## build 68
Design CLOCK_TOP, start of the top module:
module CLOCK_TOP( 
	   SEG0, SEG1, SEG2, SEG3, SEG4, SEG5, SEG6, SEG7, LED, BUZ_OUT,
	   CLK50M, KEY1, KEY2, KEY3, SW0, SW1, SW2, SW3, SW4, SW5, KNOCK,
	   SENSOR, ROT_A, ROT_B
	   );
   input CLK50M, KEY1, KEY2, KEY3, SW0, SW1, SW2, SW3, SW4, SW5, KNOCK, SENSOR, ROT_A, ROT_B;
   output [6:0] SEG0, SEG1, SEG2, SEG3, SEG4, SEG5, SEG6, SEG7;
   output [17:0] LED;
   output 	 BUZ_OUT;
   wire 	 CLK1K, CLK10K, EN1K, EN10K, CLEAN_KEY1, CLEAN_KEY2, CLEAN_KEY3, CLEAN_SW1, CLEAN_SW2, CLEAN_SW3, CLEAN_SW4, CLEAN_SW5, ALARM, FIRE_ALARM, FIRE_VALID, PWM_ACT, FIRE_BUZ, KNOCK_LED_BUZ;
   wire [7:0] 	 SEC, MIN, HOUR, DAY;
   wire [7:0] 	 SEC_SET, MIN_SET, HOUR_SET, DAY_SET;
   wire [7:0] 	 SW_SEC, SW_MIN, SW_HOUR, SW_DAY;
   assign BUZ_OUT = (FIRE_VALID) ? FIRE_BUZ : KNOCK_LED_BUZ;
   GENCLK1K
     UGENCLK1K
       ( 
	.RSTN				(SW0),
	.CLK1K				(CLK1K),
	.EN1K				(EN1K),
	.CLK50M				(CLK50M));
   GENCLK10K
     UGENCLK10K
       ( 
	.RSTN					(SW0),
	.CLK10K				(CLK10K),
	.EN10K				(EN10K),
	.CLK50M				(CLK50M));
   DEBOUNCE #(.SET(1'b1))
   UDEBOUNCE_KEY1
     ( 
      .KEY_OUT				(CLEAN_KEY1),
      .KEY_IN				(KEY1),
      .RSTN				(SW0),
      .CLK				(CLK50M),
      .EN1K				(EN1K));
   DEBOUNCE #(.SET(1'b1))
   UDEBOUNCE_KEY2
     ( 
      .KEY_OUT				(CLEAN_KEY2),
      .KEY_IN				(KEY2),
      .RSTN				(SW0),
      .CLK				(CLK50M),
      .EN1K				(EN1K));
   DEBOUNCE #(.SET(1'b1))
   UDEBOUNCE_KEY3
     ( 
      .KEY_OUT				(CLEAN_KEY3),
      .KEY_IN				(KEY3),
      .RSTN				(SW0),
      .CLK				(CLK50M),
      .EN1K				(EN1K));
   DEBOUNCE #(.SET(1'b0))
   UDEBOUNCE_SW1
     ( 
      .KEY_OUT				(CLEAN_SW1),
      .KEY_IN				(SW1),
      .RSTN				(SW0),
  ...
export LEC_CHECK = 0
export ABC_AREA = 0
export CAP_MARGIN = 40
export CORE_MARGIN = 2
export CORE_UTILIZATION = 72
export CTS_CLUSTER_SIZE = 14
export MAX_ROUTING_LAYER = met4
export MIN_ROUTING_LAYER = met1
export PLACE_DENSITY_LB_ADDON = 0.16
export SETUP_SLACK_MARGIN = 1.31
export SLEW_MARGIN = 20
export TNS_END_PERCENT = 65
create_clock -name core_clock -period 4.62 [get_ports {CLK50M}]
run.sh (not shown) runs the stock make flow with config.mk's settings and CLKGATE_MAP_FILE=.
Build 68: no failed stages, no open violations at the end
Relative to build 68, the following input files were edited for build 78:
Settings: SETUP_SLACK_MARGIN removed (was 1.31); MAX_ROUTING_LAYER removed (was met4); PLACE_DENSITY_LB_ADDON removed (was 0.16); TNS_END_PERCENT removed (was 65); ABC_AREA changed from 0 to 1; CAP_MARGIN changed from 40 to 20; CTS_CLUSTER_SIZE changed from 14 to 100; MIN_ROUTING_LAYER removed (was met1).
## What came out
Area share of fa/ha/maj cells after synthesis on build 78 is down relative to build 68.
Build 78 vs. build 68: post-synthesis share of cell area spent on xor and xnor gates went up by 0.46 points.
The number of cells after detailed placement of build 78 is higher than that of build 68.
Diff build 68 -> build 78: total global-route track usage fell by 5.1 points; clock tree buffer count of the final layout moved up; starting density of the core shrank by 0.65 points.
Delta(layout multi-input combinational cell count, build 78 - build 68) > 0
> inputs changed (build 78 -> build 19)
Settings: an added PLACE_DENSITY_LB_ADDON of 0.02; a change of CAP_MARGIN from 20 to 0; an added CTS_CLUSTER_DIAMETER of 317; an added GPL_ROUTABILITY_DRIVEN of 0; an added SETUP_SLACK_MARGIN of 1.31; a change of CTS_CLUSTER_SIZE from 100 to 14.
Findings:
Going from build 78 to build 19, routed wire length grew by more than a quarter. Build 19 has number of nets in the layout above what build 78 had. [build 19] fraction of met2 tracks used by global routing rose 4.8 points relative to build 78. Build 19 reached the final stage; the timing, design-rule and antenna checks on its layout passed. Diff build 78 -> build 19: met3 layer usage reported by global route rose by 1.1 points; clock transition at the register clock pins on the worst setup and hold paths after CTS stayed essentially flat.
Edits applied to the flow inputs when going from build 19 to build 15:
Settings: changing CAP_MARGIN from 0 to 40; changing SLEW_MARGIN from 20 to 40; changing SETUP_SLACK_MARGIN from 1.31 to 1.15.
Findings:
- Between build 15 and build 19, the overall power of the completed layout figures differ only marginally.
- met1 routing resource usage after global routing ends up lower on build 15.
- Build 15 against build 19: combinational group power rose by about 2%; non-clock buffer count now smaller; part of the cycle the worst path needs went down by 3.0 points; met3 track utilization from global routing down 1.3 points; number of antenna violations at the first check in global routing moved down.
- Cell area power density (higher): build 15
- Portion of total power attributed to combinational logic across build 19 and build 15: no real change.

========
## lane 1
CLOCK_TOP again, from the RTL that the note above started with.
Settings: LEC_CHECK=0, CAP_MARGIN=20, CORE_MARGIN=2, CORE_UTILIZATION=40, MIN_ROUTING_LAYER=met2, PLACE_DENSITY=0.53, SLEW_MARGIN=20; clock period 20.0 ns.
Although it ran to completion, lane 1 produced a layout that fails the final checks because of design-rule violations.
For lane 2, these inputs were changed with respect to lane 1:
Settings: MIN_ROUTING_LAYER no longer set, was met2; CORE_UTILIZATION now 62, was 40; PLACE_DENSITY no longer set, was 0.53; ABC_AREA now 1, previously not set; the clock period (ns, I/O delays scaled along) now 15.3, was 20.0.
## What came out
Lane 2: PASS, flow complete, no timing, DRC or antenna violations
Taking lane 1 as the reference point, the final routed wirelength across all metal layers of lane 2 rises by 3.9%.
Comparing the two runs side by side, lane 2 comes out behind lane 1 on worst setup slack after layout.
Comparing lane 2 with lane 1, the maximum clock insertion buffer count came out essentially unchanged.
Between lane 1 and lane 2, the flow reports final non-filler cell area increasing by a few percent.
Input-level comparison between lane 3 and lane 2:
Settings: removing ABC_AREA (formerly 1); changing CORE_UTILIZATION from 62 to 61; changing the clock period (ns, I/O delays scaled along) from 15.3 to 8.72.
Findings:
Summary of the comparison: register share of total power is higher in lane 3, relative to lane 2. Going from lane 2 to lane 3, final critical-path setup slack lower, sequential share of layout area higher, simple logic cell fraction of the synthesized area lower, relative area of clock buffers and inverters in the final design roughly the same, tightest hold margin lower. Routability-driven placement congestion ratio, lane 3 vs lane 2: down by a little under 10%. In the metrics for lane 2 and lane 3, the one carrying the lower global-route total usage across every layer is lane 3. Comparing lane 2 and lane 3, critical path depth is lower on lane 3. Re met1 routing resource usage after global routing: lane 2 and lane 3 aren't equal, and the higher value belongs to lane 2.
Power figures rest on the tool's default switching activity, not on a simulated workload.
